[flow/config.mk]
export PLATFORM = sky130hd
export DESIGN_NAME = SCDDataPath
export DESIGN_NICKNAME = SCDDataPath
export VERILOG_FILES = /design/flow/design.v
export SDC_FILE = /design/flow/constraint.sdc
export NUM_CORES = 4
export LEC_CHECK = 0
export CAP_MARGIN = 20
export CORE_MARGIN = 2
export CORE_UTILIZATION = 72
export CTS_CLUSTER_SIZE = 57
export PLACE_DENSITY_LB_ADDON = 0.0
export SETUP_SLACK_MARGIN = 1.79
export SLEW_MARGIN = 20
export TNS_END_PERCENT = 5
[flow/constraint.sdc]
create_clock -name core_clock -period 6.25 [get_ports {clk}]
set_input_delay 1.2500 -clock core_clock [delete_from_list [all_inputs] [get_ports {clk}]]
set_output_delay 1.2500 -clock core_clock [all_outputs]
set_load 0.01 [all_outputs]
[flow/design.v]
module bit32_2to1mux(out,sel,in1,in2);
input [31:0] in1,in2;
output [31:0] out;
input sel;
assign out = sel ? in2 : in1;
endmodule
module bit32AND (out,in1,in2);
input [31:0] in1,in2;
output [31:0] out;
assign {out}=in1 &in2;
endmodule
module bit32OR (out,in1,in2);
input [31:0] in1,in2;
output [31:0] out;
assign {out}=in1 | in2;
endmodule
module FA_dataflow (Cout, Sum,In1,In2,Cin);
input[31:0] In1,In2;
input Cin;
output Cout;
output[31:0] Sum;
assign {Cout,Sum}=In1+In2+Cin;
endmodule
module bit32_3to1_mux(out,sel,in1,in2,in3);
    input [31:0] in1, in2, in3;
    output [31:0] out;
    input [1:0] sel;
    wire[31:0] out1;
    bit32_2to1mux mux1(out1,sel[0],in1,in2);
    bit32_2to1mux mux2(out,sel[1],out1,in3);
endmodule
module ALU(in1, in2,binvert,carryin,op,result,carryout);
    input [31:0] in1,in2;
    output [31:0] result;
    input [1:0] op;
    input carryin;
    input binvert;
    output carryout;
    wire [31:0] andresult,orresult,sum,
    binvertresult;
    wire[31:0] b_inv;
    assign b_inv = ~in2;    
    bit32_2to1mux mux1(binvertresult,
    binvert,in2,b_inv);
    bit32AND ander(andresult,in1,binvertresult);
    bit32OR orer(orresult,in1,binvertresult);
    FA_dataflow adde(carryout,sum,in1,binvertresult,
    carryin);
    bit32_3to1_mux mux2(result,op,andresult,
    orresult,sum);
endmodule
module alu_control(o0,o1,o2,op, ALUOp1, ALUOp0);
    output o0,o1,o2;
    input [5:0] op;
    input ALUOp1, ALUOp0;
    assign o2 = ALUOp0 | (ALUOp1 & op[1]);
    assign o1 = (~ALUOp1) | (~op[2]);
    assign o0 = ALUOp1 & (op[3] | op[0]);
endmodule
module ANDarray (RegDst,ALUSrc, MemtoReg, RegWrite, MemRead, MemWrite,Branch,ALUOp0,ALUOp1,Op);
input [5:0] Op;
output RegDst,ALUSrc,MemtoReg, RegWrite, MemRead, MemWrite,Branch,ALUOp0,ALUOp1;
wire Rformat, lw,sw,beq,addi;
assign Rformat= (~Op[0])& (~Op[1])& (~Op[2])& (~Op[3])& (~Op[4])& (~Op[5]);
assign lw = (Op[5]) & (~Op[4]) & (~Op[3]) & (~Op[2]) & (Op[1]) & (Op[0]);
assign sw = (Op[5]) & (~Op[4]) & (Op[3]) & (~Op[2]) & (Op[1]) & (Op[0]);
assign beq = (~Op[5]) & (~Op[4]) & (~Op[3]) & (Op[2]) & (~Op[1]) & (~Op[0]);
assign addi = (~Op[5]) & (~Op[4]) & (Op[3]) & (~Op[2]) & (~Op[1]) & (~Op[0]);
assign RegDst=Rformat;
assign ALUSrc = lw | sw | addi;
assign MemtoReg = lw;
assign RegWrite = Rformat | lw | addi;
assign MemRead = lw;
assign MemWrite = sw;
assign Branch = beq;
assign ALUOp1 = Rformat;
assign ALUOp0 = beq;
endmodule
module sign_extender(outp, inp);
output[31:0] outp;
input[15:0] inp;
assign outp = (inp[15]==1)? {16'hFFFF,inp} : {16'h0000,inp};
endmodule
module RegFile32(clk,reset,ReadReg1,ReadReg2,WriteData,WriteReg,RegWrite,ReadData1,ReadData2); 
input clk, reset, RegWrite;
input[31:0] WriteData;
output[31:0] ReadData1, ReadData2;
input[4:0] ReadReg1, ReadReg2, WriteReg;
reg[1023:0] registers;
always @ (posedge clk or negedge reset)
begin
if (!reset)
registers <= 1024'b00;
else if (RegWrite)
registers[WriteReg*32 +: 32] <= WriteData;
end
assign ReadData1 = registers[ReadReg1*32 +: 32];
assign ReadData2 = registers[ReadReg2*32 +: 32];
endmodule
module data_memory(clk,Address,WriteData,MemWrite,ReadData); 
input clk, MemWrite;
input[31:0] WriteData;
output[31:0] ReadData;
input[4:0] Address;
reg[1023:0] registers;
always @ (posedge clk)
begin
if (MemWrite)
registers[Address*32 +: 32] <= WriteData;
end
assign ReadData = registers[Address*32 +: 32];
endmodule
module SCDDataPath(ALUout, instr, reset, clk);
output[31:0] ALUout;
input clk, reset;
input[31:0] instr;
wire[31:0] ReadMemData,in1,in2,aluresult,signextended,instruction, ReadData1, ReadData2, WriteData;
wire RegDst, ALUSrc, MemtoReg, RegWrite, MemRead, MemWrite, Branch, ALUOp0, ALUOp1, ALUOp2;
wire o0, o1, o2, carryout;
wire[4:0] WriteReg;
assign instruction = instr;
ANDarray control_unit(RegDst,ALUSrc, MemtoReg, RegWrite, MemRead, MemWrite,Branch,ALUOp0,ALUOp1,instruction[31:26]);
assign WriteReg = (RegDst==1)? instruction[15:11] : instruction[20:16];
RegFile32 register_file(clk,reset,instruction[25:21],instruction[20:16],WriteData,WriteReg,RegWrite,ReadData1,ReadData2);
sign_extender sign_extend(signextended, instruction[15:0]);
bit32_2to1mux alu_src_mux(in2,ALUSrc,ReadData2,signextended);
alu_control alu_con_instancce(o0,o1,o2,instruction[5:0], ALUOp1, ALUOp0);
ALU alu_instance(ReadData1,in2,o2,o2,{o1,o0},ALUout,carryout);
data_memory data_mem_instance(clk,ALUout[4:0],ReadData2,MemWrite,ReadMemData);
bit32_2to1mux data_mem_mux(WriteData,MemtoReg,ALUout,ReadMemData);
endmodule
[flow/run.sh]
#!/bin/bash
# the make line also repeats each setting of config.mk as NAME=value (left out here)
make -C /OpenROAD-flow-scripts/flow DESIGN_CONFIG=/design/flow/config.mk WORK_HOME=/design/flow/orfs CLKGATE_MAP_FILE= finish
==> reports/results.ini, run 1 <==
[pwr]
p_int_w = 0.02348
switching_share_pct = 24.97
power_frac_seq_pct = 45.7
p_seq_w = 0.0143
p_leak_nw = 52.43
total_power_w = 0.03130
comb_cell_power_w = 0.00426
pwr-share-clk_pct = 40.7
switchingPower_w = 0.007814
p_clk_w = 0.0127
p_comb_share_pct = 13.6
ir_worst_vdd_mv = 0.3019
power.density_mw_per_mm2 = 233.7
power_leader = registers

[detailed_routing]
ant_nets = 0
wl_per_cell_um = 34.18
wl_mm = 366.6
initialDrtViolationCount = 11979
vias = 81280
route.detailed.drc = 0
dr.pass1.iters = 7
viasPerCell = 7.579

[setup_path]
worstSetupPathType = input port to primary output
r2r_start = register_file.registers[994]
crit_path_frequent_cell = buf_6
worstSetupEndpointType = primary output
endpoint = ALUout[31]
crit_family = AND-OR/OR-AND gates
critPathMaxFanout = 7
required_ps = 5000
path_buffers = 8
r2r_end = data_mem_instance.registers[27]
cp.depth = 22
cpMaxStageDelayCell = mux4_2
path_cells = buf_16, buf_16, buf_12, buf_6, buf_12, mux4_2, mux4_2, mux2_4, mux2i_1, xnor2_1, ha_1, a21o_1, a221o_1, a221oi_2, o21ai_2, a211oi_4, buf_6, nor2_2, a221oi_2, buf_4, nand2_4, buf_6
cp.arrival_ps = 6090
crit_path_start = instr[16]
critPathLaunchType = input port
r2r_slack_ps = 340
reg2reg_depth = 23
slowest_delay_ps = 510

[cts]
path_clk_slew_ps = 60
cts_tree = done
clock_latency_ps = 860
htree_levels = 4
root_buffer = clkbuf_16
clk_path_buf_depth = 3
hold_buffers = 0
cts_buffers = 205
clkSinkCount = 2048

[run]
cap_violations = 0
warnings = 96

[floorplanning]
fp.dieArea_sq_mm = 0.1581
core_area_sq_mm = 0.1540
die_h_um = 397.7
pin_count = 66
fp.dieW_um = 397.7
fp_util_pct = 72.44
num_rows = 144

[synth]
flop_cell = edfxtp_1
ys_top_cells_by_area = edfxtp_1, dfrtp_1, mux4_2
yosys.area.top_type_share_pct = 27.56
async_reset_ff_share_pct = 50.00
synth_cells = 7818
common_cells = mux2_2, dfrtp_1, edfxtp_1, mux4_2, nand2_1
avgSynthCellArea_sq_um = 14.27
mux_share_pct = 33.76
ys_sh_xor_pct = 0.4317
yosys_area_sq_mm = 0.1116
simple_gate_share_pct = 4.123
ys.flops = 2048
synth-edff-count = 1024
syn_area_sq_mm = 0.1116
ys_cells = 7818
syn_nets = 7922
logic_family = multiplexers
yosysWarnings = 2
synthAoiAreaFrac_pct = 6.877
ys_seq_share_pct = 50.52
synthAdderAreaFrac_pct = 0.7916
yosysMostFrequentCell = mux2_2
synthDistinctLibCells = 94
top_area_cell = edfxtp_1

[sta]
hold_viol_final = 0
setup_viol = 116
fin_hold_ws_ps = 402.1
max_freq_ghz = 0.1363
worst_slack_ps = -1087
fin_skew_ps = 32.86
layout_min_cycle_time_ps = 7337
max_slew_margin_pct = 22.77
tightest_slew_ps = 1158
fin_crit_sh_pct = 117.4
rsz0062_at_grt = true
slew_viol_final = 0

[final_layout]
flop_area_sq_mm = 0.05637
nNetsFinal = 8602
area_delta_synth_final_pct = 20.02
fill_cells = 6731
comb_area_sq_mm = 0.05348

[run_status]
status = finished with violations
so_faults = negative setup slack

[grt]
grt.total_usage_pct = 45.08
grt_pass1_wl_mm = 523.8
antenna_found_initial = 16
grt_pass1_vias = 80928
grt_max_degree = 190
overflow = 0

[placed_design]
dpl_worst_slack_ps = -2200
port_buffers = 65
post-dp-hpwl_mm = 228.7
gp_congestion = 0.9676

[worst_hold_path]
hold_path_class = input port to async pin

==> cell type report <==
cell class | instances | area share, %
repair buffers | 1293 | 10.63
flip-flops and latches | 2048 | 42.09
multi-input cells | 4858 | 39.93
well taps | 2044 | 1.910
clock inverters | 100 | 0.7773
inverters | 92 | 0.2905
clock buffers | 285 | 4.359
diodes | 5 | 0.009342
==> metal layers <==
layer,wire length (um),share of wire (%),GRT usage [%]
met1,124300,34,59.64
met5,189,0.052,0.3329
met3,47390,13,12.10
met4,25140,6.9,24.94
met2,169500,46,68.82
==> timing repair <==
action	CTS	global route
setup endpoints to repair	2080	2080
pin swaps	142	94
setup buffers	79	57
resized	502	259
cloned	16	18
==> per-stage QoR <==
| stage | std cells | setup TNS (ps) | utilization [%] | cell area (sq um) |
|---|---|---|---|---|
| final | 10725 | -22720 | 86.94 | 133900 |
| after global routing | 10721 | -50620 | 86.93 | 133900 |
| after CTS | 10645 | -16680 | 85.58 | 131800 |
| after detailed placement | 10165 | -1468700 | 79.51 | 122500 |
| after global placement | 10165 | -1351470 | 79.51 | 122500 |
| after floorplan | 7818 | - | - | 111600 |
==> run 2, diff against run 1 <==
- CORE_UTILIZATION: 72 -> 57
- CTS_CLUSTER_SIZE: 57 -> default
- PLACE_DENSITY_LB_ADDON: 0.0 -> default
- SETUP_SLACK_MARGIN: 1.79 -> default
- TNS_END_PERCENT: 5 -> default
- clock period: 6.25 -> 7.04 ns (I/O delays scaled with it)
==> reports/results.ini, run 2 <==
[run_status]
status = finished with violations
so_faults = negative setup slack

[sta]
fin_skew_ps = 43.10
max_slew_margin_pct = 24.84
fin_crit_sh_pct = 107.9
max_freq_ghz = 0.1316
rsz0062_at_grt = true
setup_viol = 19
layout_min_cycle_time_ps = 7599
slew_viol_final = 0
tightest_slew_ps = 1119
worst_slack_ps = -559.4
fin_tns_setup_ps = -5610
hold_viol_final = 0

[floorplanning]
pin_count = 66
fp.dieW_um = 446.5
fp.dieArea_sq_mm = 0.1993
die_h_um = 446.5
core_area_sq_mm = 0.1948
fp_util_pct = 57.29
num_rows = 162

[synth]
synth-edff-count = 1024
simple_gate_share_pct = 4.123
ys.flops = 2048
common_cells = mux2_2, dfrtp_1, edfxtp_1, mux4_2, nand2_1
flop_cell = edfxtp_1
synthAoiAreaFrac_pct = 6.877
syn_area_sq_mm = 0.1116
ys_top_cells_by_area = edfxtp_1, dfrtp_1, mux4_2
ys_seq_share_pct = 50.52
synthDistinctLibCells = 94
async_reset_ff_share_pct = 50.00
yosysWarnings = 2
yosys.area.top_type_share_pct = 27.56
avgSynthCellArea_sq_um = 14.27
synthAdderAreaFrac_pct = 0.7916
yosys_area_sq_mm = 0.1116
ys_sh_xor_pct = 0.4317
syn_nets = 7922
logic_family = multiplexers
yosysMostFrequentCell = mux2_2
synth_cells = 7818
mux_share_pct = 33.76
ys_cells = 7818
top_area_cell = edfxtp_1

[grt]
grt_max_degree = 171
antenna_found_initial = 9
grt_pass1_wl_mm = 520.1
grt.total_usage_pct = 35.67
grt_pass1_vias = 75076
overflow = 0

[pwr]
switchingPower_w = 0.006847
switching_share_pct = 24.82
comb_cell_power_w = 0.00343
p_int_w = 0.02074
total_power_w = 0.02758
p_seq_w = 0.0127
pwr-share-clk_pct = 41.5
p_clk_w = 0.0115
p_comb_share_pct = 12.4
p_leak_nw = 50.49
power.density_mw_per_mm2 = 210.6
ir_worst_vdd_mv = 0.2065
power_leader = registers
power_frac_seq_pct = 46.1

[final_layout]
final_area_sq_mm = 0.1310
area_delta_synth_final_pct = 17.37
nNetsFinal = 8367

[placed_design]
placed_cell_area_sq_mm = 0.1218
gp_congestion = 0.9232
port_buffers = 65
dpl_worst_slack_ps = -2120
post-dp-hpwl_mm = 241.9

[detailed_routing]
viasPerCell = 6.792
dr.pass1.iters = 6
vias = 75166
wl_per_cell_um = 31.85
wl_met1_mm = 141.6
highest_layer = met5
ant_nets = 0
met2_length_mm = 168.6
route.detailed.drc = 0
wl_met3_mm = 27.28
initialDrtViolationCount = 7840
wl_mm = 352.5

[cts]
clk_path_buf_depth = 3
cts_buffers = 214
root_buffer = clkbuf_16
htree_levels = 4
path_clk_slew_ps = 60
clock_latency_ps = 890
clkSinkCount = 2048
cts_tree = done

[setup_path]
worstSetupPathType = input port to primary output
cp.arrival_ps = 6190
r2r_slack_ps = 830
r2r_start = register_file.registers[994]
r2r_end = data_mem_instance.registers[23]
crit_path_start = instr[16]
reg2reg_depth = 22
path_buffers = 5
required_ps = 5630
cp.depth = 21
worstSetupEndpointType = primary output
path_cells = buf_16, buf_16, buf_12, mux4_2, mux4_2, mux2_4, mux2i_4, xnor2_2, ha_1, a21oi_2, o21bai_2, a21o_1, a221o_1, a221oi_2, o21ai_2, a211oi_2, buf_4, nor2_4, a221oi_4, nand2_4, buf_6
endpoint = ALUout[31]
crit_family = AND-OR/OR-AND gates
critPathMaxFanout = 7
critPathLaunchType = input port
cpMaxStageDelayCell = mux4_2
slowest_delay_ps = 490

[run]
warnings = 81
cap_violations = 0

[worst_hold_path]
min_from = register_file.registers[707]
min_to = register_file.registers[707]
min_path_cells = 2
hold_path_class = register to register

run 2: stage by stage:
stage / util [%] / cells / hold WS (ps)
after floorplan: - / 7818 / 460.9
after global placement: 62.52 / 10578 / 474.9
after detailed placement: 62.52 / 10578 / 484.4
after CTS: 67.00 / 11044 / 498.2
after global routing: 67.23 / 11064 / 517.9
final: 67.24 / 11067 / 495.5
run 2: layer usage:
layer,track usage [%],up-vias
li1,-,31455
met1,49.40,39816
met2,56.48,3227
met3,6.211,664
met4,14.33,4
met5,0,-
run 2: timing repair:
item,in CTS,in global routing
buffers inserted,73,28
hold buffers,0,0
pin swaps,85,64
endpoints found under the setup margin,29,28
cloned,10,0
gates resized,314,79
endpoints found under the hold margin,0,0
run 2: cell type report:
type	count	area [sq um]
diodes	5	12.51
clock buffers	301	6192
clock inverters	90	823.3
fillers	13903	63820
inverters	92	371.6
multi-input cells	4858	52630
flip-flops and latches	2048	56370
well taps	2624	3283
repair buffers	1049	11280
==> run 3, diff against run 2 <==
- ABC_AREA: default -> 0
- CAP_MARGIN: 20 -> 35
- CORE_ASPECT_RATIO: default -> 1.07
- CORE_UTILIZATION: 57 -> 72
- CTS_CLUSTER_DIAMETER: default -> 226
- CTS_CLUSTER_SIZE: default -> 30
- PLACE_DENSITY_LB_ADDON: default -> 0.06
- SETUP_SLACK_MARGIN: default -> -0.44
- clock period: 7.04 -> 5.71 ns (I/O delays scaled with it)
==> reports/results.ini, run 3 <==
[run_status]
status = finished with violations
so_faults = negative setup slack

[final_layout]
flop_area_sq_mm = 0.05637
final_cells = 10710
final_area_sq_mm = 0.1296
nNetsFinal = 8734
fill_cells = 7632
area_delta_synth_final_pct = 16.17
comb_area_sq_mm = 0.05286

[grt]
grt_max_degree = 168
grt.total_usage_pct = 44.78
antenna_found_initial = 12
grt_pass1_vias = 80596
grt_pass1_wl_mm = 519.8
overflow = 0

[synth]
common_cells = mux2_2, dfrtp_1, edfxtp_1, mux4_2, nand2_1
synthDistinctLibCells = 94
ys.flops = 2048
mux_share_pct = 33.76
ys_seq_share_pct = 50.52
yosys_area_sq_mm = 0.1116
synth-edff-count = 1024
simple_gate_share_pct = 4.123
synthAdderAreaFrac_pct = 0.7916
ys_cells = 7818
avgSynthCellArea_sq_um = 14.27
synth_cells = 7818
yosysWarnings = 2
synthAoiAreaFrac_pct = 6.877
top_area_cell = edfxtp_1
syn_nets = 7922
syn_area_sq_mm = 0.1116
ys_sh_xor_pct = 0.4317
yosysMostFrequentCell = mux2_2
logic_family = multiplexers
ys_top_cells_by_area = edfxtp_1, dfrtp_1, mux4_2
async_reset_ff_share_pct = 50.00
yosys.area.top_type_share_pct = 27.56
flop_cell = edfxtp_1

[detailed_routing]
ant_nets = 0
dr.pass1.iters = 17
route.detailed.drc = 0
viasPerCell = 7.434
wl_per_cell_um = 32.84
wl_mm = 351.7
vias = 79614
initialDrtViolationCount = 11306

[pwr]
p_seq_w = 0.0156
power_frac_seq_pct = 57.3
p_comb_share_pct = 16.0
p_clk_w = 0.00730
switchingPower_w = 0.007017
p_int_w = 0.02029
power_leader = registers
power.density_mw_per_mm2 = 210.6
p_leak_nw = 50.90
switching_share_pct = 25.70
pwr-share-clk_pct = 26.7
comb_cell_power_w = 0.00437
ir_worst_vdd_mv = 0.3554

[placed_design]
placedCellCount = 10484
post-dp-hpwl_mm = 237.7
port_buffers = 65
gp_congestion = 0.9773
placed_cell_area_sq_mm = 0.1250

[cts]
cts_buffers = 78
clkSinkCount = 2048
path_clk_slew_ps = 110
htree_levels = 3
hold_buffers = 0
cts_tree = done
clock_latency_ps = 760
clk_path_buf_depth = 3
root_buffer = clkbuf_16

[sta]
tightest_slew_ps = 941.2
slew_viol_final = 0
worst_slack_ps = -1381
fin_crit_sh_pct = 124.2
layout_min_cycle_time_ps = 7091
fin_tns_setup_ps = -839780
max_freq_ghz = 0.1410
setup_viol = 2079
max_slew_margin_pct = 37.26
fin_hold_ws_ps = 379.9
hold_viol_final = 0
fin_skew_ps = 35.51
rsz0062_at_grt = true

[run]
cap_violations = 0
warnings = 91

[setup_path]
r2r_slack_ps = -330
crit_family = multiplexers
r2r_start = register_file.registers[994]
slowest_delay_ps = 540
required_ps = 4570
crit_path_frequent_cell = buf_4
cpMaxStageDelayCell = mux4_2
r2r_end = data_mem_instance.registers[274]
endpoint = ALUout[29]
path_cells = buf_16, buf_16, buf_4, mux4_2, mux4_2, nand2_2, nand2_4, mux2i_1, xnor2_1, ha_1, buf_4, buf_4, nand3_2, nor2_2, nand3_2, a21oi_2, buf_4, o2111ai_4, buf_4, a2111oi_4, nor2_1, xor2_1, a21oi_4, buf_6
path_buffers = 8
worstSetupPathType = input port to primary output
critPathLaunchType = input port
cp.arrival_ps = 5950
critPathMaxFanout = 8
worstSetupEndpointType = primary output
cp.depth = 24
reg2reg_depth = 23
crit_path_start = instr[16]

[floorplanning]
fp.dieW_um = 384.6
fp_util_pct = 72.46
pin_count = 66
num_rows = 149
die_h_um = 411.2
core_area_sq_mm = 0.1540
fp.dieArea_sq_mm = 0.1581

[worst_hold_path]
hold_path_class = input port to async pin

-- run 3: final cells by class --
type,count,area share [%]
well taps,2038,1.967
repair buffers,1552,11.76
clock inverters,4,0.06081
clock buffers,113,1.640
multi-input cells,4858,40.78
inverters,92,0.2905
flip-flops and latches,2048,43.49
diodes,5,0.009652
-- run 3: what timing repair did --
item / 4_1_cts / 5_1_grt
cloned: 6 / 3
gates resized: 334 / 108
buffers inserted: 118 / 26
pin swaps: 104 / 72
endpoints found under the setup margin: 1129 / 1986
endpoints found under the hold margin: 0 / 0
-- run 3: metrics by stage --
step           worst slack [ps]  utilization, %  power, W
3_3_place_gp              -2094           81.18   0.02001
6_report                  -1381           84.18   0.02730
2_1_floorplan            -28410               -   0.01843
3_5_place_dp              -2213           81.18   0.02010
5_1_grt                   -1436           84.17   0.02794
4_1_cts                   -1344           83.78   0.02717
-- run 3: metal layers --
layer | share of wire (%) | track usage (%)
met5 | 0.0080 | 0
met2 | 47 | 69.43
met1 | 34 | 58.21
met4 | 7.2 | 26.52
met3 | 12 | 10.95
==> run 4, diff against run 3 <==
- ABC_AREA: 0 -> default
- CAP_MARGIN: 35 -> 20
- CORE_ASPECT_RATIO: 1.07 -> default
- CTS_CLUSTER_DIAMETER: 226 -> default
- CTS_CLUSTER_SIZE: 30 -> 57
- PLACE_DENSITY_LB_ADDON: 0.06 -> 0.0
- SETUP_SLACK_MARGIN: -0.44 -> 1.8
- clock period: 5.71 -> 6.25 ns (I/O delays scaled with it)
==> reports/results.ini, run 4 <==
[placed_design]
placed_cell_area_sq_mm = 0.1225
post-dp-hpwl_mm = 228.7
placedCellCount = 10165
port_buffers = 65
gp_congestion = 0.9676

[synth]
synthAoiAreaFrac_pct = 6.877
syn_nets = 7922
flop_cell = edfxtp_1
synthDistinctLibCells = 94
yosys.area.top_type_share_pct = 27.56
yosys_area_sq_mm = 0.1116
ys_seq_share_pct = 50.52
ys_sh_xor_pct = 0.4317
ys_top_cells_by_area = edfxtp_1, dfrtp_1, mux4_2
yosysWarnings = 2
synth-edff-count = 1024
simple_gate_share_pct = 4.123
top_area_cell = edfxtp_1
synthAdderAreaFrac_pct = 0.7916
logic_family = multiplexers
synth_cells = 7818
ys_cells = 7818
async_reset_ff_share_pct = 50.00
avgSynthCellArea_sq_um = 14.27
syn_area_sq_mm = 0.1116
yosysMostFrequentCell = mux2_2
ys.flops = 2048
common_cells = mux2_2, dfrtp_1, edfxtp_1, mux4_2, nand2_1
mux_share_pct = 33.76

[pwr]
p_leak_nw = 52.43
power.density_mw_per_mm2 = 233.7
p_comb_share_pct = 13.6
p_seq_w = 0.0143
switchingPower_w = 0.007814
ir_worst_vdd_mv = 0.3019
power_leader = registers
switching_share_pct = 24.97
p_int_w = 0.02348
comb_cell_power_w = 0.00426
total_power_w = 0.03130
power_frac_seq_pct = 45.7
p_clk_w = 0.0127
pwr-share-clk_pct = 40.7

[run_status]
so_faults = negative setup slack
status = finished with violations

[floorplanning]
fp.dieArea_sq_mm = 0.1581
num_rows = 144
die_h_um = 397.7
core_area_sq_mm = 0.1540
fp.dieW_um = 397.7
pin_count = 66
fp_util_pct = 72.44

[setup_path]
path_cells = buf_16, buf_16, buf_12, buf_6, buf_12, mux4_2, mux4_2, mux2_4, mux2i_1, xnor2_1, ha_1, a21o_1, a221o_1, a221oi_2, o21ai_2, a211oi_4, buf_6, nor2_2, a221oi_2, buf_4, nand2_4, buf_6
critPathLaunchType = input port
slowest_delay_ps = 510
worstSetupPathType = input port to primary output
endpoint = ALUout[31]
r2r_slack_ps = 340
cp.arrival_ps = 6090
cpMaxStageDelayCell = mux4_2
crit_path_frequent_cell = buf_6
required_ps = 5000
reg2reg_depth = 23
crit_family = AND-OR/OR-AND gates
worstSetupEndpointType = primary output
path_buffers = 8
r2r_end = data_mem_instance.registers[27]
cp.depth = 22
crit_path_start = instr[16]
critPathMaxFanout = 7
r2r_start = register_file.registers[994]

[cts]
cts_tree = done
root_buffer = clkbuf_16
hold_buffers = 0
htree_levels = 4
clkSinkCount = 2048
clock_latency_ps = 860
clk_path_buf_depth = 3
cts_buffers = 205
path_clk_slew_ps = 60

[detailed_routing]
route.detailed.drc = 0
wl_per_cell_um = 34.18
viasPerCell = 7.579
vias = 81280
dr.pass1.iters = 7
wl_mm = 366.6
initialDrtViolationCount = 11979
ant_nets = 0

[worst_hold_path]
hold_path_class = input port to async pin

[sta]
setup_viol = 116
fin_hold_ws_ps = 402.1
tightest_slew_ps = 1158
max_slew_margin_pct = 22.77
fin_crit_sh_pct = 117.4
layout_min_cycle_time_ps = 7337
max_freq_ghz = 0.1363
slew_viol_final = 0
rsz0062_at_grt = true
hold_viol_final = 0
worst_slack_ps = -1087
fin_skew_ps = 32.86

[grt]
grt_pass1_wl_mm = 523.8
grt.total_usage_pct = 45.08
overflow = 0
grt_max_degree = 190
grt_pass1_vias = 80928
antenna_found_initial = 16

[final_layout]
area_delta_synth_final_pct = 20.02
finish.utilization_pct = 86.94
final_area_sq_mm = 0.1339
final_cells = 10725
nNetsFinal = 8602
fill_cells = 6731

[run]
cap_violations = 0
warnings = 96

## run 4: timing repair
action                                  in CTS  in global routing
buffers inserted                            79                 57
endpoints found under the setup margin    2080               2080
gates cloned                                16                 18
pin swaps                                  142                 94
resized                                    502                259
## run 4: final cells by class
cell class	instances	area (sq um)	area share, %
inverters	92	389.1	0.2905
clock inverters	100	1041	0.7773
flip-flops and latches	2048	56370	42.09
well taps	2044	2557	1.910
repair buffers	1293	14240	10.63
multi-input cells	4858	53480	39.93
diodes	5	12.51	0.009342
clock buffers	285	5838	4.359
## run 4: metal layers
| metal | track usage (%) | up-vias | part of all wire, % |
|---|---|---|---|
| li1 | - | 31905 | - |
| met1 | 59.64 | 41264 | 34 |
| met2 | 68.82 | 6534 | 46 |
| met3 | 12.10 | 1559 | 13 |
| met4 | 24.94 | 18 | 6.9 |
| met5 | 0.3329 | - | 0.052 |
## run 4: through the flow
| stage | setup WS (ps) | TNS, ps |
|---|---|---|
| floorplan | -27980 | - |
| global placement | -2268 | -1351470 |
| detailed placement | -2200 | -1468700 |
| CTS | -1065 | -16680 |
| global route | -1145 | -50620 |
| finish | -1087 | -22720 |
==> run 5, diff against run 4 <==
- CTS_CLUSTER_SIZE: 57 -> default
- SETUP_SLACK_MARGIN: 1.8 -> default
- clock period: 6.25 -> 9.85 ns (I/O delays scaled with it)
==> reports/results.ini, run 5 <==
[setup_path]
crit_path_start = instr[16]
path_buffers = 5
crit_family = multiplexers
r2r_start = register_file.registers[994]
reg2reg_depth = 21
cpMaxStageDelayCell = mux4_2
endpoint = ALUout[27]
required_ps = 7880
r2r_slack_ps = 2930
worstSetupPathType = input port to primary output
critPathLaunchType = input port
r2r_end = data_mem_instance.registers[642]
worstSetupEndpointType = primary output
critPathMaxFanout = 22
path_cells = buf_12, buf_12, mux4_2, mux4_2, nand2_1, nand2_1, mux2i_1, xnor2_1, ha_1, a21o_1, and2_1, o21ai_0, nand2b_1, a31oi_1, buf_4, o221ai_1, a211oi_2, buf_4, o21a_1, mux2i_2, nor2_1, clkdlybuf4s50_1
slowest_delay_ps = 540
cp.depth = 22
cp.arrival_ps = 7640

[detailed_routing]
wl_per_cell_um = 33.54
ant_nets = 0
wl_met3_mm = 39.78
wl_met1_mm = 120.9
highest_layer = met5
wl_mm = 331.8
viasPerCell = 7.641
route.detailed.drc = 0
met2_length_mm = 153.1
dr.pass1.iters = 6
initialDrtViolationCount = 10629
vias = 75602

[pwr]
total_power_w = 0.01946
p_int_w = 0.01473
pwr-share-clk_pct = 42.7
ir_worst_vdd_mv = 0.2273
power_leader = registers
p_leak_nw = 46.45
comb_cell_power_w = 0.00206
power.density_mw_per_mm2 = 158.8
p_clk_w = 0.00831
switching_share_pct = 24.32
p_seq_w = 0.00908
p_comb_share_pct = 10.6
switchingPower_w = 0.004732
power_frac_seq_pct = 46.7

[worst_hold_path]
hold_path_class = register to register
min_from = register_file.registers[460]
min_path_cells = 2
min_to = register_file.registers[460]

[synth]
ys.flops = 2048
ys_sh_xor_pct = 0.4317
common_cells = mux2_2, dfrtp_1, edfxtp_1, mux4_2, nand2_1
synthAoiAreaFrac_pct = 6.877
synth-edff-count = 1024
yosysMostFrequentCell = mux2_2
syn_nets = 7922
async_reset_ff_share_pct = 50.00
synthAdderAreaFrac_pct = 0.7916
top_area_cell = edfxtp_1
avgSynthCellArea_sq_um = 14.27
simple_gate_share_pct = 4.123
synthDistinctLibCells = 94
yosys_area_sq_mm = 0.1116
yosys.area.top_type_share_pct = 27.56
ys_seq_share_pct = 50.52
ys_cells = 7818
syn_area_sq_mm = 0.1116
synth_cells = 7818
mux_share_pct = 33.76
logic_family = multiplexers
yosysWarnings = 2
flop_cell = edfxtp_1
ys_top_cells_by_area = edfxtp_1, dfrtp_1, mux4_2

[final_layout]
area_delta_synth_final_pct = 9.794
flop_area_sq_mm = 0.05637
nNetsFinal = 7769
comb_area_sq_mm = 0.05178
finish.utilization_pct = 79.53
fill_cells = 8565
final_cells = 9894

[cts]
clkSinkCount = 2048
cts_buffers = 207
cts_tree = done
path_clk_slew_ps = 60
clk_path_buf_depth = 3
htree_levels = 4
clock_latency_ps = 870
cts_setup_buffers = 0
root_buffer = clkbuf_16

[sta]
layout_min_cycle_time_ps = 9615
fin_crit_sh_pct = 97.61
rsz0062_at_grt = false
worst_slack_ps = 235.0
tightest_slew_ps = 1127
setup_viol = 0
slew_viol_final = 0
max_freq_ghz = 0.1040
fin_hold_ws_ps = 498.4
fin_skew_ps = 45.33
hold_viol_final = 0
max_slew_margin_pct = 24.89

[grt]
grt_max_degree = 188
grt_pass1_wl_mm = 492.1
grt.total_usage_pct = 42.37
overflow = 0
antenna_found_initial = 16
grt_pass1_vias = 74863

[placed_design]
post-dp-hpwl_mm = 210.2
port_buffers = 65
dpl_worst_slack_ps = -291.5
gp_congestion = 0.9519
placedCellCount = 9499

[floorplanning]
num_rows = 144
die_h_um = 397.7
fp.dieW_um = 397.7
fp.dieArea_sq_mm = 0.1581
pin_count = 66
fp_util_pct = 72.44
core_area_sq_mm = 0.1540

[run_status]
status = complete, no violations

[run]
warnings = 89
cap_violations = 0

run 5: what timing repair did:
action,CTS,global route
pin swaps,1,1
hold buffers,0,0
endpoints found under the setup margin,2,8
gates resized,3,11
run 5: through the flow:
| stage | area [sq um] | TNS (ps) |
|---|---|---|
| 2_1_floorplan | 111600 | - |
| 3_3_place_gp | 115200 | -561.1 |
| 3_5_place_dp | 115200 | -485.2 |
| 4_1_cts | 122400 | 0 |
| 5_1_grt | 122500 | 0 |
| 6_report | 122500 | 0 |
run 5: layer usage:
metal  vias up  GRT usage [%]
met5         -         0.3329
met4        12          19.35
met3      1104          10.60
met2      5111          64.03
met1     39109          59.00
li1      30266              -
run 5: area by class of cell:
cell class	count	share of cell area, %
Clock inverter	111	1.102
Tap cell	2044	2.087
Sequential cell	2048	46.01
Clock buffer	277	4.756
Inverter	92	0.2992
Antenna cell	6	0.01226
Multi-Input combinational cell	4858	42.26
Timing Repair Buffer	458	3.467
==> run 6, diff against run 5 <==
- CAP_MARGIN: 20 -> 35
- CTS_CLUSTER_DIAMETER: default -> 97
- CTS_CLUSTER_SIZE: default -> 20
- PLACE_DENSITY: default -> 0.41
- PLACE_DENSITY_LB_ADDON: 0.0 -> default
- SETUP_SLACK_MARGIN: default -> 1.14
- SLEW_MARGIN: 20 -> 5
- clock period: 9.85 -> 8.16 ns (I/O delays scaled with it)
==> reports/results.ini, run 6 <==
[pwr]
p_int_w = 0.01465
pwr-share-clk_pct = 30.2
power.density_mw_per_mm2 = 158.5
switchingPower_w = 0.004972
ir_worst_vdd_mv = 0.1908
power_frac_seq_pct = 55.8
p_comb_share_pct = 14.0
comb_cell_power_w = 0.00275
p_clk_w = 0.00592
switching_share_pct = 25.34
p_seq_w = 0.0109
power_leader = registers
p_leak_nw = 47.15

[detailed_routing]
route.detailed.drc = 0
wl_per_cell_um = 33.32
wl_mm = 334.3
viasPerCell = 7.578
ant_nets = 0
vias = 76039
initialDrtViolationCount = 11479
dr.pass1.iters = 7

[setup_path]
worstSetupEndpointType = primary output
required_ps = 6530
endpoint = ALUout[31]
crit_path_start = instr[16]
r2r_slack_ps = 2000
path_buffers = 6
critPathMaxFanout = 7
slowest_delay_ps = 510
cp.arrival_ps = 6470
reg2reg_depth = 26
path_cells = buf_16, buf_12, buf_16, mux4_2, mux4_2, mux2_4, mux2i_4, xnor2_2, ha_1, a21oi_2, o21bai_1, a21o_1, a221o_1, a221oi_2, o21ai_2, a211oi_4, buf_6, nor2_2, a221oi_2, buf_4, nand2_4, buf_6
cpMaxStageDelayCell = mux4_2
worstSetupPathType = input port to primary output
r2r_start = register_file.registers[738]
r2r_end = data_mem_instance.registers[854]
critPathLaunchType = input port
cp.depth = 22
crit_family = AND-OR/OR-AND gates

[placed_design]
placedCellCount = 9751
port_buffers = 65
gp_congestion = 0.9469
post-dp-hpwl_mm = 219.2
dpl_worst_slack_ps = -969.4
placed_cell_area_sq_mm = 0.1180

[floorplanning]
core_area_sq_mm = 0.1540
fp.dieArea_sq_mm = 0.1581
fp.dieW_um = 397.7
pin_count = 66
fp_util_pct = 72.44
die_h_um = 397.7
num_rows = 144

[synth]
synthAdderAreaFrac_pct = 0.7916
ys_sh_xor_pct = 0.4317
yosys.area.top_type_share_pct = 27.56
synth_cells = 7818
mux_share_pct = 33.76
synth-edff-count = 1024
synthAoiAreaFrac_pct = 6.877
top_area_cell = edfxtp_1
avgSynthCellArea_sq_um = 14.27
ys.flops = 2048
simple_gate_share_pct = 4.123
ys_cells = 7818
yosysWarnings = 2
yosysMostFrequentCell = mux2_2
common_cells = mux2_2, dfrtp_1, edfxtp_1, mux4_2, nand2_1
syn_area_sq_mm = 0.1116
ys_seq_share_pct = 50.52
yosys_area_sq_mm = 0.1116
ys_top_cells_by_area = edfxtp_1, dfrtp_1, mux4_2
synthDistinctLibCells = 94
syn_nets = 7922
async_reset_ff_share_pct = 50.00
flop_cell = edfxtp_1
logic_family = multiplexers

[sta]
tightest_slew_ps = 1103
worst_slack_ps = 61.35
max_freq_ghz = 0.1235
fin_skew_ps = 37.84
rsz0062_at_grt = true
slew_viol_final = 0
setup_viol = 0
hold_viol_final = 0
max_slew_margin_pct = 26.49
layout_min_cycle_time_ps = 8099
fin_crit_sh_pct = 99.25
fin_hold_ws_ps = 500.7

[final_layout]
nNetsFinal = 8059
final_cells = 10034
fill_cells = 8570
flop_area_sq_mm = 0.05637
comb_area_sq_mm = 0.05275
area_delta_synth_final_pct = 10.95
final_area_sq_mm = 0.1238

[grt]
overflow = 0
grt_pass1_vias = 75605
grt_pass1_wl_mm = 495.1
grt.total_usage_pct = 42.56
antenna_found_initial = 11
grt_max_degree = 189

[cts]
root_buffer = clkbuf_16
clk_path_buf_depth = 3
cts_buffers = 112
hold_buffers = 0
clkSinkCount = 2048
htree_levels = 3
cts_tree = done
path_clk_slew_ps = 80
clock_latency_ps = 790

[run]
warnings = 88
cap_violations = 0

[run_status]
status = complete, no violations

[worst_hold_path]
min_path_cells = 2
min_to = register_file.registers[838]
min_from = register_file.registers[838]
hold_path_class = register to register

## run 6: what timing repair did
action	4_1_cts	5_1_grt
gates cloned	13	1
setup endpoints to repair	313	1438
setup buffers	80	40
gates resized	348	148
pin swaps	93	85
## run 6: metrics by stage
stage | util [%] | total power [W] | TNS, ps
after CTS | 79.76 | 0.01957 | 0
after floorplan | - | 0.01290 | -
after global routing | 80.37 | 0.02010 | -10.13
final | 80.37 | 0.01962 | 0
after global placement | 76.51 | 0.01371 | -8991
after detailed placement | 76.57 | 0.01376 | -8508
## run 6: per-layer routing
| metal | up-vias | part of all wire, % | global-route usage (%) |
|---|---|---|---|
| met1 | 39392 | 36 | 58.58 |
| met4 | 10 | 5.5 | 20.14 |
| met3 | 1003 | 11 | 9.888 |
| li1 | 30675 | - | - |
| met2 | 4959 | 47 | 65.35 |
| met5 | - | 0.018 | 0 |
## run 6: cell type report
type	count	area share [%]
multi-input cells	4858	42.61
repair buffers	843	7.034
flip-flops and latches	2048	45.53
inverters	92	0.3042
well taps	2044	2.066
diodes	2	0.004043
clock buffers	140	2.366
clock inverters	7	0.08085
==> run 7, diff against run 6 <==
- CELL_PAD_IN_SITES_DETAIL_PLACEMENT: default -> 2
- CELL_PAD_IN_SITES_GLOBAL_PLACEMENT: default -> 3
- CORE_ASPECT_RATIO: default -> 1.23
- CORE_MARGIN: 2 -> 10
- CORE_UTILIZATION: 72 -> 66
- CTS_CLUSTER_DIAMETER: 97 -> default
- CTS_CLUSTER_SIZE: 20 -> default
- GPL_ROUTABILITY_DRIVEN: default -> 1
- GPL_TIMING_DRIVEN: default -> 0
- HOLD_SLACK_MARGIN: default -> 0.07
- MAX_ROUTING_LAYER: default -> met4
- MIN_ROUTING_LAYER: default -> met2
- PLACE_DENSITY: 0.41 -> 0.43
- SETUP_SLACK_MARGIN: 1.14 -> default
- SLEW_MARGIN: 5 -> 35
- TNS_END_PERCENT: default -> 85
- clock period: 8.16 -> 5.71 ns (I/O delays scaled with it)
==> reports/results.ini, run 7 <==
[floorplanning]
num_rows = 167
die_h_um = 476.0
fp_util_pct = 66.34
fp.dieArea_sq_mm = 0.1860
fp.dieW_um = 390.8
core_area_sq_mm = 0.1682

[synth]
yosys_area_sq_mm = 0.1116
ys_sh_xor_pct = 0.4317
ys_seq_share_pct = 50.52
syn_area_sq_mm = 0.1116
yosys.area.top_type_share_pct = 27.56
synthDistinctLibCells = 94
syn_nets = 7922
synthAdderAreaFrac_pct = 0.7916
ys_cells = 7818
synth_cells = 7818
avgSynthCellArea_sq_um = 14.27
synth-edff-count = 1024
common_cells = mux2_2, dfrtp_1, edfxtp_1, mux4_2, nand2_1
top_area_cell = edfxtp_1
logic_family = multiplexers
ys_top_cells_by_area = edfxtp_1, dfrtp_1, mux4_2
yosysMostFrequentCell = mux2_2
synthAoiAreaFrac_pct = 6.877
yosysWarnings = 2
mux_share_pct = 33.76
flop_cell = edfxtp_1
ys.flops = 2048
async_reset_ff_share_pct = 50.00
simple_gate_share_pct = 4.123

[run_status]
first-error = [ERROR GPL-0301] Utilization 112.696 % exceeds 100%.
haltStage = global placement without I/O (3_1_place_gp_skip_io)
status = aborted with a tool error

==> run 8, diff against run 7 <==
- CAP_MARGIN: 35 -> 20
- CELL_PAD_IN_SITES_DETAIL_PLACEMENT: 2 -> default
- CELL_PAD_IN_SITES_GLOBAL_PLACEMENT: 3 -> default
- CORE_ASPECT_RATIO: 1.23 -> default
- CORE_MARGIN: 10 -> 2
- CORE_UTILIZATION: 66 -> 40
- GPL_ROUTABILITY_DRIVEN: 1 -> default
- GPL_TIMING_DRIVEN: 0 -> default
- HOLD_SLACK_MARGIN: 0.07 -> default
- MAX_ROUTING_LAYER: met4 -> default
- MIN_ROUTING_LAYER: met2 -> default
- PLACE_DENSITY: 0.43 -> default
- SLEW_MARGIN: 35 -> 20
- TNS_END_PERCENT: 85 -> default
- clock period: 5.71 -> 10.5 ns (I/O delays scaled with it)
==> reports/results.ini, run 8 <==
[setup_path]
worstSetupPathType = input port to primary output
r2r_slack_ps = 3310
cpMaxStageDelayCell = clkdlybuf4s50_1
crit_path_frequent_cell = mux4_2
crit_path_start = instr[16]
r2r_start = register_file.registers[898]
cp.arrival_ps = 8190
crit_family = AND-OR/OR-AND gates
path_buffers = 3
endpoint = ALUout[23]
required_ps = 8400
worstSetupEndpointType = primary output
path_cells = buf_8, buf_12, mux4_2, mux4_2, mux2_2, mux2i_1, xnor2_1, ha_1, a21o_1, a221o_1, a221oi_1, o21ai_0, a211oi_1, o311a_1, o31a_1, clkdlybuf4s50_1
cp.depth = 16
r2r_end = data_mem_instance.registers[779]
critPathMaxFanout = 25
critPathLaunchType = input port
slowest_delay_ps = 650
reg2reg_depth = 20

[synth]
synthAdderAreaFrac_pct = 0.7916
ys_cells = 7818
async_reset_ff_share_pct = 50.00
syn_nets = 7922
flop_cell = edfxtp_1
synthDistinctLibCells = 94
avgSynthCellArea_sq_um = 14.27
synth_cells = 7818
common_cells = mux2_2, dfrtp_1, edfxtp_1, mux4_2, nand2_1
yosys_area_sq_mm = 0.1116
simple_gate_share_pct = 4.123
yosysWarnings = 2
logic_family = multiplexers
synthAoiAreaFrac_pct = 6.877
synth-edff-count = 1024
syn_area_sq_mm = 0.1116
mux_share_pct = 33.76
ys_sh_xor_pct = 0.4317
ys.flops = 2048
ys_top_cells_by_area = edfxtp_1, dfrtp_1, mux4_2
yosys.area.top_type_share_pct = 27.56
top_area_cell = edfxtp_1
yosysMostFrequentCell = mux2_2
ys_seq_share_pct = 50.52

[grt]
grt_pass1_vias = 73310
antenna_found_initial = 15
grt_max_degree = 183
overflow = 0
grt_pass1_wl_mm = 519.6
grt.total_usage_pct = 24.64

[floorplanning]
fp_util_pct = 40.29
fp.dieW_um = 532.2
num_rows = 193
die_h_um = 532.2
core_area_sq_mm = 0.2770
pin_count = 66
fp.dieArea_sq_mm = 0.2832

[final_layout]
final_area_sq_mm = 0.1247
area_delta_synth_final_pct = 11.73
finish.utilization_pct = 45.01
nNetsFinal = 7737

[sta]
slew_viol_final = 0
max_freq_ghz = 0.09722
rsz0062_at_grt = false
tightest_slew_ps = 1169
layout_min_cycle_time_ps = 10290
fin_skew_ps = 94.62
fin_hold_ws_ps = 496.0
fin_crit_sh_pct = 97.96
fin_tns_setup_ps = 0
hold_viol_final = 0
setup_viol = 0
max_slew_margin_pct = 22.10

[pwr]
ir_worst_vdd_mv = 0.1424
power_frac_seq_pct = 45.7
p_clk_w = 0.00813
p_comb_share_pct = 10.6
p_seq_w = 0.00852
p_leak_nw = 46.39
power.density_mw_per_mm2 = 149.3
pwr-share-clk_pct = 43.7
p_int_w = 0.01398
switching_share_pct = 24.91
switchingPower_w = 0.004638
comb_cell_power_w = 0.00197
power_leader = registers

[cts]
htree_levels = 4
clkSinkCount = 2048
hold_buffers = 0
cts_tree = done
clk_path_buf_depth = 3
clock_latency_ps = 900
root_buffer = clkbuf_16
cts_buffers = 221
path_clk_slew_ps = 60
cts_setup_buffers = 0

[detailed_routing]
dr.pass1.iters = 6
wl_mm = 354.7
vias = 73433
wl_per_cell_um = 30.75
initialDrtViolationCount = 8576
ant_nets = 0
viasPerCell = 6.368
route.detailed.drc = 0

[run]
cap_violations = 0
warnings = 89

[placed_design]
post-dp-hpwl_mm = 224.7
gp_congestion = 0.8866
placed_cell_area_sq_mm = 0.1170
port_buffers = 65

[worst_hold_path]
hold_path_class = register to register
min_from = register_file.registers[464]
min_path_cells = 2
min_to = register_file.registers[464]

[run_status]
status = complete, no violations

## run 8: cell type report
| cell class | count | area [sq um] |
|---|---|---|
| clock inverters | 112 | 1369 |
| diodes | 8 | 20.02 |
| fillers | 24308 | 152300 |
| multi-input cells | 4858 | 51910 |
| inverters | 92 | 366.6 |
| repair buffers | 412 | 3812 |
| clock buffers | 297 | 6188 |
| flip-flops and latches | 2048 | 56370 |
| well taps | 3705 | 4636 |
## run 8: what timing repair did
item	in CTS	in global routing
gates resized	0	3
endpoints found under the hold margin	0	0
endpoints found under the setup margin	0	1
## run 8: stage by stage
step / worst slack (ps) / total power (W) / instances
after detailed placement: 12.50 / 0.01065 / 11112
after global placement: -6.835 / 0.01063 / 11112
after global routing: 7.581 / 0.01921 / 11527
after CTS: 12.14 / 0.01875 / 11521
final: 214.2 / 0.01862 / 11532
after floorplan: -24580 / 0.01002 / 7818
## run 8: per-layer routing
layer | GRT usage [%] | share of wire [%]
met1 | 33.60 | 41
met2 | 39.20 | 47
met3 | 4.927 | 7.9
met4 | 8.615 | 3.8
met5 | 0 | 0.0079
==> run 9, diff against run 8 <==
- CORE_UTILIZATION: 40 -> 72
- CTS_CLUSTER_SIZE: default -> 57
- PLACE_DENSITY_LB_ADDON: default -> 0.0
- SETUP_SLACK_MARGIN: default -> 1.78
- clock period: 10.5 -> 6.29 ns (I/O delays scaled with it)
==> reports/results.ini, run 9 <==
[run_status]
status = finished with violations
so_faults = negative setup slack

[pwr]
pwr-share-clk_pct = 41.8
comb_cell_power_w = 0.00408
switchingPower_w = 0.007829
switching_share_pct = 24.91
p_comb_share_pct = 13.0
p_seq_w = 0.0142
ir_worst_vdd_mv = 0.2800
p_clk_w = 0.0131
power_frac_seq_pct = 45.2
p_leak_nw = 52.20
power_leader = registers
power.density_mw_per_mm2 = 236.1
p_int_w = 0.02360

[detailed_routing]
wl_mm = 364.0
route.detailed.drc = 0
vias = 81090
dr.pass1.iters = 8
viasPerCell = 7.611
initialDrtViolationCount = 12649
wl_per_cell_um = 34.16
ant_nets = 0

[grt]
grt_pass1_wl_mm = 525.5
overflow = 0
grt_pass1_vias = 81114
grt_max_degree = 211
grt.total_usage_pct = 45.23
antenna_found_initial = 15

[sta]
worst_slack_ps = -1137
setup_viol = 220
rsz0062_at_grt = true
max_freq_ghz = 0.1347
hold_viol_final = 0
fin_crit_sh_pct = 118.1
tightest_slew_ps = 1171
fin_skew_ps = 65.70
layout_min_cycle_time_ps = 7427
fin_tns_setup_ps = -26060
max_slew_margin_pct = 21.93
slew_viol_final = 0
fin_hold_ws_ps = 349.2

[floorplanning]
die_h_um = 397.7
pin_count = 66
num_rows = 144
core_area_sq_mm = 0.1540
fp.dieW_um = 397.7
fp_util_pct = 72.44
fp.dieArea_sq_mm = 0.1581

[synth]
mux_share_pct = 33.76
synthAoiAreaFrac_pct = 6.877
avgSynthCellArea_sq_um = 14.27
common_cells = mux2_2, dfrtp_1, edfxtp_1, mux4_2, nand2_1
top_area_cell = edfxtp_1
logic_family = multiplexers
ys_sh_xor_pct = 0.4317
synth-edff-count = 1024
ys_seq_share_pct = 50.52
synthAdderAreaFrac_pct = 0.7916
yosysWarnings = 2
ys_cells = 7818
yosys.area.top_type_share_pct = 27.56
async_reset_ff_share_pct = 50.00
synthDistinctLibCells = 94
simple_gate_share_pct = 4.123
yosys_area_sq_mm = 0.1116
synth_cells = 7818
yosysMostFrequentCell = mux2_2
ys.flops = 2048
syn_nets = 7922
flop_cell = edfxtp_1
ys_top_cells_by_area = edfxtp_1, dfrtp_1, mux4_2
syn_area_sq_mm = 0.1116

[final_layout]
area_delta_synth_final_pct = 19.28
fill_cells = 6864
nNetsFinal = 8532
finish.utilization_pct = 86.41

[setup_path]
cp.arrival_ps = 6170
crit_family = AND-OR/OR-AND gates
worstSetupEndpointType = primary output
critPathMaxFanout = 7
required_ps = 5030
r2r_slack_ps = 280
r2r_end = data_mem_instance.registers[855]
cpMaxStageDelayCell = mux4_2
cp.depth = 21
r2r_start = register_file.registers[994]
reg2reg_depth = 27
critPathLaunchType = input port
worstSetupPathType = input port to primary output
path_buffers = 5
slowest_delay_ps = 510
endpoint = ALUout[27]
path_cells = buf_16, buf_16, mux4_2, mux4_2, mux2_4, mux2i_1, xnor2_1, ha_1, a21oi_2, o21bai_1, a21o_1, a221o_1, a221oi_2, o21ai_2, a211oi_4, buf_6, o21a_4, mux2i_2, buf_4, nor2_4, buf_6
crit_path_start = instr[16]

[cts]
clk_path_buf_depth = 3
clock_latency_ps = 900
clkSinkCount = 2048
root_buffer = clkbuf_16
hold_buffers = 0
cts_tree = done
htree_levels = 4
cts_buffers = 207
path_clk_slew_ps = 60

[run]
warnings = 82
cap_violations = 0

[placed_design]
gp_congestion = 0.9842
post-dp-hpwl_mm = 227.2
port_buffers = 65
dpl_worst_slack_ps = -2238

[worst_hold_path]
hold_path_class = input port to async pin

==> run 9: through the flow <==
| stage | instance area [sq um] | cells | power [W] |
|---|---|---|---|
| floorplan | 111600 | 7818 | 0.01673 |
| global placement | 122200 | 10122 | 0.01810 |
| detailed placement | 122200 | 10122 | 0.01816 |
| CTS | 131500 | 10595 | 0.03115 |
| global route | 133100 | 10655 | 0.03207 |
| finish | 133100 | 10655 | 0.03143 |
==> run 9: timing repair <==
item / CTS / global route
setup buffers: 72 / 45
pin swaps: 72 / 74
endpoints found under the setup margin: 2080 / 2080
gates cloned: 12 / 10
resized: 396 / 261
==> run 9: layout make-up <==
class | instances | area, sq um | area share, %
clock buffer | 284 | 5927 | 4.453
timing repair buffer | 1221 | 13430 | 10.09
inverter | 92 | 376.6 | 0.2829
sequential | 2048 | 56370 | 42.35
tap | 2044 | 2557 | 1.921
multi-input combinational | 4858 | 53180 | 39.95
antenna | 3 | 7.507 | 0.005640
clock inverter | 105 | 1261 | 0.9475
==> run 9: per-layer routing <==
metal  vias to the layer above  global-route usage (%)  part of all wire (%)
li1                      31733                       -                     -
met4                        12                   24.89                   6.9
met1                     41230                   59.69                    34
met3                      1564                   12.84                    14
met5                         -                       0                 0.068
met2                      6551                   68.74                    46
==> run 10, diff against run 9 <==
- CAP_MARGIN: 20 -> 35
- CORE_ASPECT_RATIO: default -> 1.07
- CORE_UTILIZATION: 72 -> 70
- CTS_CLUSTER_SIZE: 57 -> 30
- PLACE_DENSITY_LB_ADDON: 0.0 -> 0.06
- SETUP_SLACK_MARGIN: 1.78 -> 1.05
- clock period: 6.29 -> 5.71 ns (I/O delays scaled with it)
==> reports/results.ini, run 10 <==
[run_status]
status = finished with violations
so_faults = negative setup slack

[setup_path]
critPathMaxFanout = 8
r2r_slack_ps = -430
endpoint = ALUout[29]
slowest_delay_ps = 490
critPathLaunchType = input port
reg2reg_depth = 27
path_buffers = 10
r2r_start = register_file.registers[994]
path_cells = buf_16, buf_16, buf_12, buf_16, mux4_2, mux4_2, mux2_4, mux2i_1, xnor2_1, ha_1, a21o_1, buf_6, buf_6, a31oi_1, buf_4, nand3_4, o2111ai_4, a2111oi_4, buf_4, nor2_4, xor2_1, a21oi_2, buf_4, buf_6
worstSetupEndpointType = primary output
crit_family = multiplexers
r2r_end = register_file.registers[273]
cpMaxStageDelayCell = mux4_2
cp.depth = 24
worstSetupPathType = input port to primary output
crit_path_start = instr[16]
required_ps = 4570
cp.arrival_ps = 5990

[grt]
grt_pass1_wl_mm = 531.3
overflow = 0
grt_pass1_vias = 82559
antenna_found_initial = 13
grt.total_usage_pct = 44.37
grt_max_degree = 205

[detailed_routing]
ant_nets = 0
met2_length_mm = 179.7
highest_layer = met5
n_antenna_cell = 0
dr.pass1.iters = 8
viasPerCell = 7.538
wl_met3_mm = 49.09
initialDrtViolationCount = 11822
wl_per_cell_um = 35.26
wl_met1_mm = 128.4
wl_mm = 390.6
route.detailed.drc = 0
vias = 83523

[pwr]
pwr-share-clk_pct = 41.5
total_power_w = 0.03493
ir_worst_vdd_mv = 0.3469
p_clk_w = 0.0145
switchingPower_w = 0.008722
p_seq_w = 0.0157
comb_cell_power_w = 0.00478
p_int_w = 0.02621
power_frac_seq_pct = 44.8
power_leader = registers
power.density_mw_per_mm2 = 253.8
p_leak_nw = 54.88
switching_share_pct = 24.97
p_comb_share_pct = 13.7

[final_layout]
final_area_sq_mm = 0.1376
area_delta_synth_final_pct = 23.34
fill_cells = 6886
nNetsFinal = 8946

[synth]
ys_cells = 7818
flop_cell = edfxtp_1
mux_share_pct = 33.76
yosysMostFrequentCell = mux2_2
top_area_cell = edfxtp_1
ys.flops = 2048
simple_gate_share_pct = 4.123
synthAoiAreaFrac_pct = 6.877
common_cells = mux2_2, dfrtp_1, edfxtp_1, mux4_2, nand2_1
syn_area_sq_mm = 0.1116
synthAdderAreaFrac_pct = 0.7916
synthDistinctLibCells = 94
ys_sh_xor_pct = 0.4317
logic_family = multiplexers
syn_nets = 7922
ys_top_cells_by_area = edfxtp_1, dfrtp_1, mux4_2
yosys.area.top_type_share_pct = 27.56
async_reset_ff_share_pct = 50.00
ys_seq_share_pct = 50.52
yosys_area_sq_mm = 0.1116
yosysWarnings = 2
synth_cells = 7818
avgSynthCellArea_sq_um = 14.27
synth-edff-count = 1024

[sta]
layout_min_cycle_time_ps = 7130
tightest_slew_ps = 1243
max_slew_margin_pct = 17.11
slew_viol_final = 0
fin_hold_ws_ps = 204.6
worst_slack_ps = -1420
hold_viol_final = 0
rsz0062_at_grt = true
setup_viol = 1984
fin_skew_ps = 53.81
fin_crit_sh_pct = 124.9
max_freq_ghz = 0.1402

[floorplanning]
die_h_um = 417
fp.dieArea_sq_mm = 0.1626
fp_util_pct = 70.48
num_rows = 151
pin_count = 66
fp.dieW_um = 390.0
core_area_sq_mm = 0.1583

[placed_design]
gp_congestion = 0.9893
post-dp-hpwl_mm = 235.1
port_buffers = 65
placed_cell_area_sq_mm = 0.1245
dpl_worst_slack_ps = -2237

[cts]
cts_tree = done
hold_buffers = 0
clk_path_buf_depth = 3
cts_buffers = 204
htree_levels = 4
root_buffer = clkbuf_16
path_clk_slew_ps = 60
clkSinkCount = 2048
clock_latency_ps = 900

[run]
cap_violations = 0
warnings = 80

[worst_hold_path]
hold_path_class = input port to async pin

## run 10: repair_timing
action                                  4_1_cts  5_1_grt
pin swaps                                   112      132
cloned                                       13       45
setup buffers                                68       94
endpoints found under the setup margin     2080     2080
gates resized                               400      546
## run 10: final cells by class
type | instances | area (sq um) | share of cell area [%]
clock buffers | 282 | 5762 | 4.186
clock inverters | 97 | 1341 | 0.9746
inverters | 92 | 391.6 | 0.2846
multi-input cells | 4858 | 54050 | 39.27
flip-flops and latches | 2048 | 56370 | 40.96
well taps | 2065 | 2584 | 1.877
repair buffers | 1638 | 17120 | 12.44
## run 10: routing by layer
metal  vias up  GRT usage (%)
met5         -              0
met1     42337          57.35
met4        16          26.09
met2      6715          69.54
li1      32579              -
met3      1876          10.35
## run 10: stage by stage
stage	std cells	setup TNS, ps	util [%]
2_1_floorplan	7818	-	-
3_3_place_gp	10480	-2124220	78.61
3_5_place_dp	10480	-2373250	78.61
4_1_cts	10940	-68140	84.35
5_1_grt	11080	-621970	86.93
6_report	11080	-478650	86.93
==> run 11, diff against run 10 <==
- CAP_MARGIN: 35 -> 20
- CORE_ASPECT_RATIO: 1.07 -> default
- CORE_UTILIZATION: 70 -> 65
- CTS_CLUSTER_SIZE: 30 -> default
- PLACE_DENSITY_LB_ADDON: 0.06 -> default
- SETUP_SLACK_MARGIN: 1.05 -> default
- clock period: 5.71 -> 7.0 ns (I/O delays scaled with it)
==> reports/results.ini, run 11 <==
[setup_path]
crit_path_start = instr[16]
path_cells = buf_16, buf_12, buf_16, mux4_2, mux4_2, mux2_4, mux2i_1, buf_4, xnor2_2, ha_4, buf_6, nand4_1, inv_1, a221o_1, a221oi_2, o21ai_2, buf_4, a211oi_4, buf_6, o21a_1, mux2i_2, nor2_2, buf_2
worstSetupEndpointType = primary output
r2r_end = data_mem_instance.registers[2]
slowest_delay_ps = 560
cp.arrival_ps = 6460
r2r_slack_ps = 920
endpoint = ALUout[27]
reg2reg_depth = 24
crit_family = multiplexers
path_buffers = 9
critPathMaxFanout = 6
cp.depth = 23
r2r_start = register_file.registers[994]
critPathLaunchType = input port
worstSetupPathType = input port to primary output
required_ps = 5600
cpMaxStageDelayCell = mux4_2

[sta]
fin_skew_ps = 31.78
fin_crit_sh_pct = 112.2
tightest_slew_ps = 1152
layout_min_cycle_time_ps = 7856
fin_hold_ws_ps = 497.2
max_freq_ghz = 0.1273
worst_slack_ps = -856.2
slew_viol_final = 0
setup_viol = 26
fin_tns_setup_ps = -12480
hold_viol_final = 0
max_slew_margin_pct = 22.66
rsz0062_at_grt = true

[detailed_routing]
wl_per_cell_um = 31.99
initialDrtViolationCount = 9938
wl_mm = 340.9
dr.pass1.iters = 6
ant_nets = 0
viasPerCell = 7.172
route.detailed.drc = 0
vias = 76419

[pwr]
p_seq_w = 0.0128
pwr-share-clk_pct = 41.6
power_leader = registers
ir_worst_vdd_mv = 0.2245
comb_cell_power_w = 0.00337
power_frac_seq_pct = 46.2
p_leak_nw = 50.25
power.density_mw_per_mm2 = 212.9
p_comb_share_pct = 12.2
switchingPower_w = 0.006793
p_int_w = 0.02084
switching_share_pct = 24.58
p_clk_w = 0.0115

[cts]
hold_buffers = 0
clkSinkCount = 2048
root_buffer = clkbuf_16
cts_tree = done
path_clk_slew_ps = 60
clk_path_buf_depth = 3
clock_latency_ps = 890
cts_buffers = 210
htree_levels = 4

[synth]
logic_family = multiplexers
async_reset_ff_share_pct = 50.00
synth_cells = 7818
ys_seq_share_pct = 50.52
synthDistinctLibCells = 94
top_area_cell = edfxtp_1
common_cells = mux2_2, dfrtp_1, edfxtp_1, mux4_2, nand2_1
simple_gate_share_pct = 4.123
yosysWarnings = 2
yosys_area_sq_mm = 0.1116
ys_sh_xor_pct = 0.4317
syn_nets = 7922
synth-edff-count = 1024
yosys.area.top_type_share_pct = 27.56
synthAoiAreaFrac_pct = 6.877
synthAdderAreaFrac_pct = 0.7916
ys.flops = 2048
yosysMostFrequentCell = mux2_2
mux_share_pct = 33.76
syn_area_sq_mm = 0.1116
flop_cell = edfxtp_1
ys_cells = 7818
ys_top_cells_by_area = edfxtp_1, dfrtp_1, mux4_2
avgSynthCellArea_sq_um = 14.27

[placed_design]
placed_cell_area_sq_mm = 0.1208
post-dp-hpwl_mm = 228.2
port_buffers = 65
dpl_worst_slack_ps = -1960
gp_congestion = 0.9304

[run]
cap_violations = 0
warnings = 87

[floorplanning]
core_area_sq_mm = 0.1712
fp.dieArea_sq_mm = 0.1750
fp.dieW_um = 418.3
pin_count = 66
die_h_um = 418.3
fp_util_pct = 65.19
num_rows = 152

[worst_hold_path]
min_path_cells = 2
hold_path_class = register to register
min_to = register_file.registers[1010]
min_from = register_file.registers[1010]

[final_layout]
fill_cells = 10718
nNetsFinal = 8348
final_area_sq_mm = 0.1298
finish.utilization_pct = 75.83
area_delta_synth_final_pct = 16.31

[run_status]
status = finished with violations
so_faults = negative setup slack

[grt]
overflow = 0
antenna_found_initial = 10
grt_util_met3_pct = 6.917
busiest_layer = met2
use_met1_pct = 54.93
use_met2_pct = 61.42
grt_max_degree = 175
grt_pass1_wl_mm = 504.4
grt_pass1_vias = 76016
grt.total_usage_pct = 39.21

run 11: through the flow:
step | cells | power, W
2_1_floorplan | 7818 | 0.01504
3_3_place_gp | 10179 | 0.01624
3_5_place_dp | 10179 | 0.01628
4_1_cts | 10629 | 0.02768
5_1_grt | 10652 | 0.02838
6_report | 10655 | 0.02764
run 11: routing by layer:
metal  part of all wire (%)  routed length [um]  up-vias
met4                    4.7               16100        0
met2                     47              161500     4228
li1                       -                   -    31396
met1                     39              131700    39976
met3                    9.2               31510      819
met5                      0                   0        -
run 11: final cells by class:
class	instances	area, sq um	share of cell area [%]
inverter	92	371.6	0.2863
clock inverter	101	1152	0.8879
antenna	3	7.507	0.005784
tap	2233	2794	2.153
timing repair buffer	1034	10640	8.197
sequential	2048	56370	43.44
multi-input combinational	4858	52610	40.53
clock buffer	286	5841	4.500
run 11: repair_timing:
action | in CTS | in global routing
gates resized | 241 | 138
pin swaps | 66 | 77
gates cloned | 11 | 0
setup buffers | 53 | 35
setup endpoints to repair | 31 | 28
endpoints found under the hold margin | 0 | 0
Power is estimated from default activity; no workload was simulated.
